==> inputs of build 13 <==
==> flow/design.v <==
module alu(rs1,rs2,alu_control,funct3,funct7,zero,alu_out);
input [31:0] rs1;
input [31:0] rs2;
input [3:0] alu_control;
input [2:0] funct3;
input [6:0] funct7;
output reg zero;             
output reg[31:0] alu_out;
always @(*)begin
	alu_out=0;
	zero=0;
	case(alu_control)
		4'b0000:begin 
			case(funct3)
				0:begin
					if(funct7==7'b0000000)begin 
						alu_out=rs1+rs2;
					end
					else begin 
						alu_out=rs1-rs2;
					end
				end
				1:begin
					alu_out=rs1<<rs2[4:0];
				end
				2:begin
					alu_out=($signed(rs1) < $signed(rs2))?1:0;
				end
				3:begin
					alu_out=(rs1<rs2)?1:0;
				end
				4:begin
					alu_out=rs1^rs2;
				end
				5:begin
					if(funct7==7'b0000000)begin
						alu_out=rs1>>rs2[4:0];
					end
					else begin
						alu_out=$signed(rs1)>>>rs2[4:0];
					end
				end
				6:begin
					alu_out=rs1|rs2;
				end
				default:begin
					alu_out=rs1&rs2;
				end
			endcase
		end
		4'b0001:begin 
			alu_out=rs1+rs2;
		end
		4'b0010:begin 
			case(funct3)
				0:begin
					alu_out=rs1+rs2;
				end
				1:begin
					alu_out=rs1<<rs2[4:0];
				end
				2:begin
					alu_out=($signed(rs1)<$signed(rs2))?1:0;
				end
				3:begin
					alu_out=(rs1<rs2)?1:0;
				end
				4:begin
					alu_out=rs1^rs2;
				end
				5:begin
					if(rs2[11:5]==7'b0000000)begin
						alu_out=rs1>>rs2[4:0];
					end
					else begin
						alu_out=$signed(rs1)>>>rs2[4:0];
					end
				end
				6:begin
					alu_out=rs1|rs2;
				end
				default:begin
					alu_out=rs1&rs2;
				end
			endcase
		end
		4'b0011:begin 
			alu_out=rs1+rs2;
		end
		4'b0100:begin 
			case(funct3)
				0:zero=(rs1==rs2);
				1:zero=(rs1!=rs2);
				4:zero=($signed(rs1)<$signed(rs2));
				5:zero=($signed(rs1)>=$signed(rs2));
				6:zero=(rs1<rs2);
				7:zero=(rs1>=rs2);
				default:zero=0;
			endcase
		end
		4'b0101:begin 
			alu_out=rs2;
		end
		4'b0110:begin 
			alu_out=rs1+rs2;
		end
		default:begin
			alu_out=0;
			zero=0;
		end
	endcase
end
endmodule
module decoder(instr_out,control_signal);
input [31:0] instr_out;
output reg [13:0] control_signal;
always @(*) begin
case (instr_out[6:0])
	7'b0110011:begin 
		control_signal=14'b0000_1100_00_0001;
		end
	7'b0000011:begin 
		control_signal=14'b0001_1110_00_1000;
		end
	7'b0010011:begin 
		control_signal=14'b0010_1100_00_1001;
		end
	7'b0100011:begin 
		control_signal=14'b0011_0101_00_1000;
		end
	7'b1100011:begin 
		control_signal=14'b0100_0100_11_0000;
		end
	7'b0110111:begin 
		control_signal=14'b0101_1111_00_1111;
		end
	7'b1100111:begin 
		control_signal=14'b0110_1011_10_1011;
		end
	7'b0010111:begin 
		control_signal=14'b0111_1100_00_0111;
		end
	7'b1101111:begin 
		control_signal=14'b1000_1000_01_0011;
		end
	default:
		control_signal=14'b0000_0000_00_0000;
endcase
end
endmodule
module immgen(instr,imm);
input [31:0] instr;
output reg [31:0]imm;
always@(*)begin
	case(instr[6:0])
		7'b0000011,7'b0010011,7'b1100111:begin           
			if(instr[31]==1)begin 
				imm={{20{1'b1}},instr[31:20]};
			end
			else begin
				imm={{20{1'b0}},instr[31:20]};
			end
		end
		7'b0100011:begin 
			if(instr[31]==1)begin
				imm = {{20{1'b1}} , instr[31:25] , instr[11:7]};
			end
			else begin
				imm = {{20{1'b0}} , instr[31:25] , instr[11:7]};
			end
		end
		7'b1100011:begin  
			if(instr[31]==1)begin
				imm = {{19{1'b1}} , instr[31] , instr[7] , instr[30:25] , instr[11:8],1'b0};
			end
			else begin
				imm = {{19{1'b0}} , instr[31] , instr[7] , instr[30:25] , instr[11:8],1'b0};
			end
		end
		7'b0010111,7'b0110111:begin 
			imm={instr[31:12],{12{1'b0}}};
		end
		7'b1101111:begin 
			if(instr[31]==1)begin
				imm = {{11{1'b1}} , instr[31] , instr[19:12] , instr[20] , instr[30:21] , 1'b0};
			end
			else begin
				imm = {{11{1'b0}} , instr[31] , instr[19:12] , instr[20] , instr[30:21] , 1'b0};
			end
		end
		default:begin
			imm=0;
		end
	endcase
end
endmodule
module regfile(clk,rs1_addr,rs2_addr,rd_addr,reg_wrt,rd_data,rs1_data,rs2_data);
input clk;
input [4:0] rs1_addr;
input [4:0] rs2_addr;
input [4:0] rd_addr;
input reg_wrt;
input [31:0] rd_data;
output reg[31:0] rs1_data;
output reg[31:0] rs2_data;
reg [31:0] r [1:31];
always@(posedge clk) begin
	rs1_data <= (rs1_addr == 5'd0) ? 32'd0 : r[rs1_addr];
	rs2_data <= (rs2_addr == 5'd0) ? 32'd0 : r[rs2_addr];
	if(reg_wrt && rd_addr != 5'd0)
		r[rd_addr] <= rd_data;
end
endmodule
module CPU(
    input             clk,
    input             rst,
    input      [31:0] data_out,
    input      [31:0] instr_out,
    output reg        instr_read,
    output reg        data_read,
    output reg [31:0] instr_addr,
    output reg [31:0] data_addr,
    output reg [3:0]  data_write,
    output reg [31:0] data_in
);
localparam S_IF  = 2'd0;
localparam S_ID  = 2'd1;
localparam S_EX  = 2'd2;
localparam S_MEM = 2'd3;
reg  [1:0]  state;
reg  [31:0] pc;
reg  [31:0] ir;
reg  [1:0]  ld_off;
wire [13:0] signal;
wire [31:0] rs1_data;
wire [31:0] rs2_data;
wire [31:0] imm;
wire [31:0] src2;
wire        zero;
wire [31:0] alu_out;
wire [31:0] pc_plus_imm;
wire [31:0] pc_plus4;
reg  [31:0] rd_data;
reg         reg_wrt;
reg  [31:0] next_pc;
reg  [31:0] ld_data;
wire [6:0] opcode = ir[6:0];
wire [2:0] funct3 = ir[14:12];
wire is_load   = (opcode == 7'b0000011);
wire is_store  = (opcode == 7'b0100011);
wire is_branch = (opcode == 7'b1100011);
wire is_jal    = (opcode == 7'b1101111);
wire is_jalr   = (opcode == 7'b1100111);
wire is_auipc  = (opcode == 7'b0010111);
decoder decoder(
.instr_out(ir),
.control_signal(signal)
);
regfile regfile(
.clk(clk),
.rs1_addr(instr_out[19:15]),
.rs2_addr(instr_out[24:20]),
.rd_addr(ir[11:7]),
.reg_wrt(reg_wrt),
.rd_data(rd_data),
.rs1_data(rs1_data),
.rs2_data(rs2_data)
);
immgen immgen(
.instr(ir),
.imm(imm)
);
assign pc_plus4    = pc + 32'd4;
assign pc_plus_imm = pc + imm;
assign src2 = signal[3] ? imm : rs2_data;
alu alu(
.rs1(rs1_data),
.rs2(src2),
.alu_control(signal[13:10]),
.funct3(funct3),
.funct7(ir[31:25]),
.zero(zero),
.alu_out(alu_out)
);
always @(*) begin
	case (funct3)
		3'b000: begin
			case (ld_off)
				2'd0: ld_data = {{24{data_out[7]}},  data_out[7:0]};
				2'd1: ld_data = {{24{data_out[15]}}, data_out[15:8]};
				2'd2: ld_data = {{24{data_out[23]}}, data_out[23:16]};
				default: ld_data = {{24{data_out[31]}}, data_out[31:24]};
			endcase
		end
		3'b001: ld_data = ld_off[1] ? {{16{data_out[31]}}, data_out[31:16]}
		                            : {{16{data_out[15]}}, data_out[15:0]};
		3'b100: begin
			case (ld_off)
				2'd0: ld_data = {24'd0, data_out[7:0]};
				2'd1: ld_data = {24'd0, data_out[15:8]};
				2'd2: ld_data = {24'd0, data_out[23:16]};
				default: ld_data = {24'd0, data_out[31:24]};
			endcase
		end
		3'b101: ld_data = ld_off[1] ? {16'd0, data_out[31:16]} : {16'd0, data_out[15:0]};
		default: ld_data = data_out;
	endcase
end
always @(*) begin
	if ((is_branch && zero) || is_jal)
		next_pc = pc_plus_imm;
	else if (is_jalr)
		next_pc = {alu_out[31:1], 1'b0};
	else
		next_pc = pc_plus4;
end
always @(*) begin
	reg_wrt = 1'b0;
	rd_data = alu_out;
	if (state == S_MEM) begin
		reg_wrt = 1'b1;
		rd_data = ld_data;
	end else if (state == S_EX && !is_load) begin
		reg_wrt = signal[9];
		if (is_jal || is_jalr)
			rd_data = pc_plus4;
		else if (is_auipc)
			rd_data = pc_plus_imm;
	end
end
always @(*) begin
	instr_read = (state == S_IF);
	instr_addr = pc;
	data_addr  = alu_out;
	data_read  = (state == S_EX) && is_load;
	data_write = 4'b0000;
	data_in    = rs2_data;
	if (state == S_EX && is_store) begin
		case (funct3)
			3'b000: begin
				data_write = 4'b0001 << alu_out[1:0];
				data_in    = {4{rs2_data[7:0]}};
			end
			3'b001: begin
				data_write = alu_out[1] ? 4'b1100 : 4'b0011;
				data_in    = {2{rs2_data[15:0]}};
			end
			default: data_write = 4'b1111;
		endcase
	end
end
always @(posedge clk) begin
	if (rst) begin
		state <= S_IF;
		pc    <= 32'd0;
	end else begin
		case (state)
			S_IF: state <= S_ID;
			S_ID: begin
				ir    <= instr_out;
				state <= S_EX;
			end
			S_EX: begin
				ld_off <= alu_out[1:0];
				if (is_load) begin
					state <= S_MEM;
				end else begin
					pc    <= next_pc;
					state <= S_IF;
				end
			end
			default: begin
				pc    <= pc_plus4;
				state <= S_IF;
			end
		endcase
	end
end
endmodule
==> flow/run.sh <==
#!/bin/bash
# the make line also repeats each setting of config.mk as NAME=value (left out here)
make -C /OpenROAD-flow-scripts/flow DESIGN_CONFIG=/design/flow/config.mk WORK_HOME=/design/flow/orfs CLKGATE_MAP_FILE= finish
==> flow/config.mk <==
export PLATFORM = sky130hd
export DESIGN_NAME = CPU
export DESIGN_NICKNAME = CPU
export VERILOG_FILES = /design/flow/design.v
export SDC_FILE = /design/flow/constraint.sdc
export NUM_CORES = 4
export LEC_CHECK = 0
export CAP_MARGIN = 20
export CELL_PAD_IN_SITES_GLOBAL_PLACEMENT = 0
export CORE_MARGIN = 2
export CORE_UTILIZATION = 61
export CTS_CLUSTER_SIZE = 39
export MAX_ROUTING_LAYER = met4
export SETUP_SLACK_MARGIN = 0.74
export SLEW_MARGIN = 20
==> flow/constraint.sdc <==
create_clock -name core_clock -period 6.4 [get_ports {clk}]
set_input_delay 1.2800 -clock core_clock [delete_from_list [all_inputs] [get_ports {clk}]]
set_output_delay 1.2800 -clock core_clock [all_outputs]
set_load 0.01 [all_outputs]
==> build 93: changes against build 13 <==
- CELL_PAD_IN_SITES_GLOBAL_PLACEMENT: 0 -> unset
- CORE_UTILIZATION: 61 -> 52
- CTS_CLUSTER_SIZE: 39 -> 97
- MAX_ROUTING_LAYER: met4 -> unset
- SETUP_SLACK_MARGIN: 0.74 -> 1.59
==> flow/constraint.sdc (replaced) <==
create_clock -name core_clock -period 7.01 [get_ports {clk}]
set_input_delay 1.4020 -clock core_clock [delete_from_list [all_inputs] [get_ports {clk}]]
set_output_delay 1.4020 -clock core_clock [all_outputs]
set_load 0.01 [all_outputs]
==> build 67: changes against build 13 <==
- CELL_PAD_IN_SITES_GLOBAL_PLACEMENT: 0 -> 1
- CORE_ASPECT_RATIO: unset -> 0.98
- CORE_UTILIZATION: 61 -> 45
- CTS_CLUSTER_SIZE: 39 -> 99
- HOLD_SLACK_MARGIN: unset -> 0.02
- MAX_ROUTING_LAYER: met4 -> unset
- PLACE_DENSITY_LB_ADDON: unset -> 0.11
- SETUP_SLACK_MARGIN: 0.74 -> unset
- SLEW_MARGIN: 20 -> 35
- TNS_END_PERCENT: unset -> 55
==> flow/constraint.sdc (replaced) <==
create_clock -name core_clock -period 13.9 [get_ports {clk}]
set_input_delay 2.7800 -clock core_clock [delete_from_list [all_inputs] [get_ports {clk}]]
set_output_delay 2.7800 -clock core_clock [all_outputs]
set_load 0.01 [all_outputs]
==> trial 32: changes against build 13 <==
- CAP_MARGIN: 20 -> 35
- CELL_PAD_IN_SITES_DETAIL_PLACEMENT: unset -> 2
- CELL_PAD_IN_SITES_GLOBAL_PLACEMENT: 0 -> 2
- CORE_ASPECT_RATIO: unset -> 1.31
- CORE_MARGIN: 2 -> 4
- CORE_UTILIZATION: 61 -> 60
- CTS_CLUSTER_SIZE: 39 -> unset
- GPL_TIMING_DRIVEN: unset -> 1
- MAX_ROUTING_LAYER: met4 -> unset
- MIN_ROUTING_LAYER: unset -> met2
- PLACE_DENSITY: unset -> 0.65
- SETUP_SLACK_MARGIN: 0.74 -> 2.04
- TNS_END_PERCENT: unset -> 55
==> flow/constraint.sdc (replaced) <==
create_clock -name core_clock -period 8.0 [get_ports {clk}]
set_input_delay 1.6000 -clock core_clock [delete_from_list [all_inputs] [get_ports {clk}]]
set_output_delay 1.6000 -clock core_clock [all_outputs]
set_load 0.01 [all_outputs]
==> qor summary <==
quantity                                                                  build 13                           trial 32     build 67                  build 93
Outcome                                                             did not finish                     did not finish  no timing/DRC/antenna violations  finished with violations
Last stage reached                                        global routing (5_1_grt)  detailed placement (3_5_place_dp)            -                         -
Violated checks                                                                  -                                  -            -              setup timing
Portion of total power attributed to combinational logic                         -                                  -        0.233                     0.304
Tightest slew margin relative to the limit                                       -                                  -        0.243                     0.134
Reg power frac                                                                   -                                  -        0.419                     0.386
Chip area                                                               0.113 mm^2                         0.118 mm^2   0.153 mm^2                0.132 mm^2
Tapcells inserted                                                                -                                  -         1988                      1729
TritonCTS clock tree                                                             -                                  -         done                      done
Clock buf count                                                                  -                                  -          163                       145
Overall power of the completed layout                                            -                                  -      9.43 mW                   20.3 mW
R2R setup slack                                                                  -                                  -      5.72 ns                   0.26 ns
Seq. pwr                                                                         -                                  -      3.96 mW                   7.85 mW
Hold-critical path depth                                                         -                                  -            1                         1
Overall routed net length                                                        -                                  -    315000 um                 319000 um
Worst reg2reg path depth                                                         -                                  -           18                        39
Power of the clock network                                                       -                                  -      3.27 mW                   6.30 mW
Internal power component                                                         -                                  -      6.42 mW                   13.7 mW
Min-delay src                                                                    -                                  -     state[0]                  state[0]
Reg area                                                                         -                                  -  0.0328 mm^2               0.0328 mm^2
Final Slew Violations                                                            -                                  -            0                         0
Setup violation total in the final timing report                                 -                                  -            0                         2
Routed Antenna Nets                                                              -                                  -            0                         0
Register fraction of the total cell area                                         -                                  -        0.432                     0.387
Drt first-iter violations                                                        -                                  -         8522                     10.2k
Routed length per instance                                                       -                                  -      41.5 um                   39.9 um
Met1 routed wirelength after detailed routing                                    -                                  -    122000 um                 108000 um
Via count                                                                        -                                  -        54.7k                     59.2k
Buffer levels on the longest clock path                                          3                                  -            3                         3


==> inputs of run C <==
Starts from the design.v that is shown in full above.
Settings: LEC_CHECK=0, CAP_MARGIN=20, CORE_MARGIN=2, CORE_UTILIZATION=58, MAX_ROUTING_LAYER=met4, SLEW_MARGIN=20; clock period 6.4 ns.
run.sh (not shown) runs the stock make flow with config.mk's settings and CLKGATE_MAP_FILE=.
==> inputs of run D, as changes to run C <==
Settings changed: CELL_PAD_IN_SITES_GLOBAL_PLACEMENT set to 0, CORE_UTILIZATION 58 to 57, CTS_CLUSTER_SIZE set to 19, MAX_ROUTING_LAYER met4 to unset, SETUP_SLACK_MARGIN set to 0.74.
==> notes <==
Run D produced a layout that fails on setup timing. Run C aborted during 5_1_grt (ODB-0269).
Against run D, the die area of run C is lower by 1.7%.
In synthesized area, run D and run C do not differ.
In synthesized cell count, run C and run D do not differ.


==> 03-05: inputs <==
// CPU: RTL as listed in full above, without the edits since
clock: 15.0 ns
lec_check: 0
cap_margin: 20
core_margin: 2
core_utilization: 45
slew_margin: 20
==> 12-06: changes against 03-05 <==
--- a/flow/config.mk
+++ b/flow/config.mk
@@ -8,4 +8,8 @@
 export CAP_MARGIN = 20
+export CELL_PAD_IN_SITES_GLOBAL_PLACEMENT = 0
 export CORE_MARGIN = 2
-export CORE_UTILIZATION = 45
+export CORE_UTILIZATION = 72
+export CTS_CLUSTER_SIZE = 14
+export PLACE_DENSITY_LB_ADDON = 0.02
+export SETUP_SLACK_MARGIN = 3.95
 export SLEW_MARGIN = 20
==> flow/constraint.sdc (replaced) <==
create_clock -name core_clock -period 13.9 [get_ports {clk}]
set_input_delay 2.7800 -clock core_clock [delete_from_list [all_inputs] [get_ports {clk}]]
set_output_delay 2.7800 -clock core_clock [all_outputs]
set_load 0.01 [all_outputs]
==> results.sh <==
# flow metrics
export IMPL_status="did not finish"
export IMPL_haltStage="global routing (5_1_grt)"
export IMPL_error_line="[ERROR GRT-0116] Global routing finished with congestion. Check the congestion regions in the DRC Viewer."
export IMPL_place_congestion=1.273
export IMPL_numCtsBuffers=107
export IMPL_dieWidth_um=309.6
export IMPL_die_height_um=309.6
export IMPL_die_area_sq_um=95860
export IMPL_fp_row_count=112
export IMPL_grtUsageMet1_pct=91.74
export IMPL_met2_usage_pct=97.54
export IMPL_dp_cells=6588
export IMPL_grt_use_total_pct=90.97
That was 12-06.
==> results.sh <==
# implementation run metrics
export IMPL_status="finished clean"
export IMPL_numCtsBuffers=117
export IMPL_place_congestion=1.137
export IMPL_dieWidth_um=390.6
export IMPL_grtUsageMet1_pct=52.05
export IMPL_fp_row_count=141
export IMPL_dp_cells=7291
export IMPL_die_height_um=390.6
export IMPL_grt_use_total_pct=38.93
That was 03-05.
Power figures rest on the tool's default switching activity, not on a simulated workload.
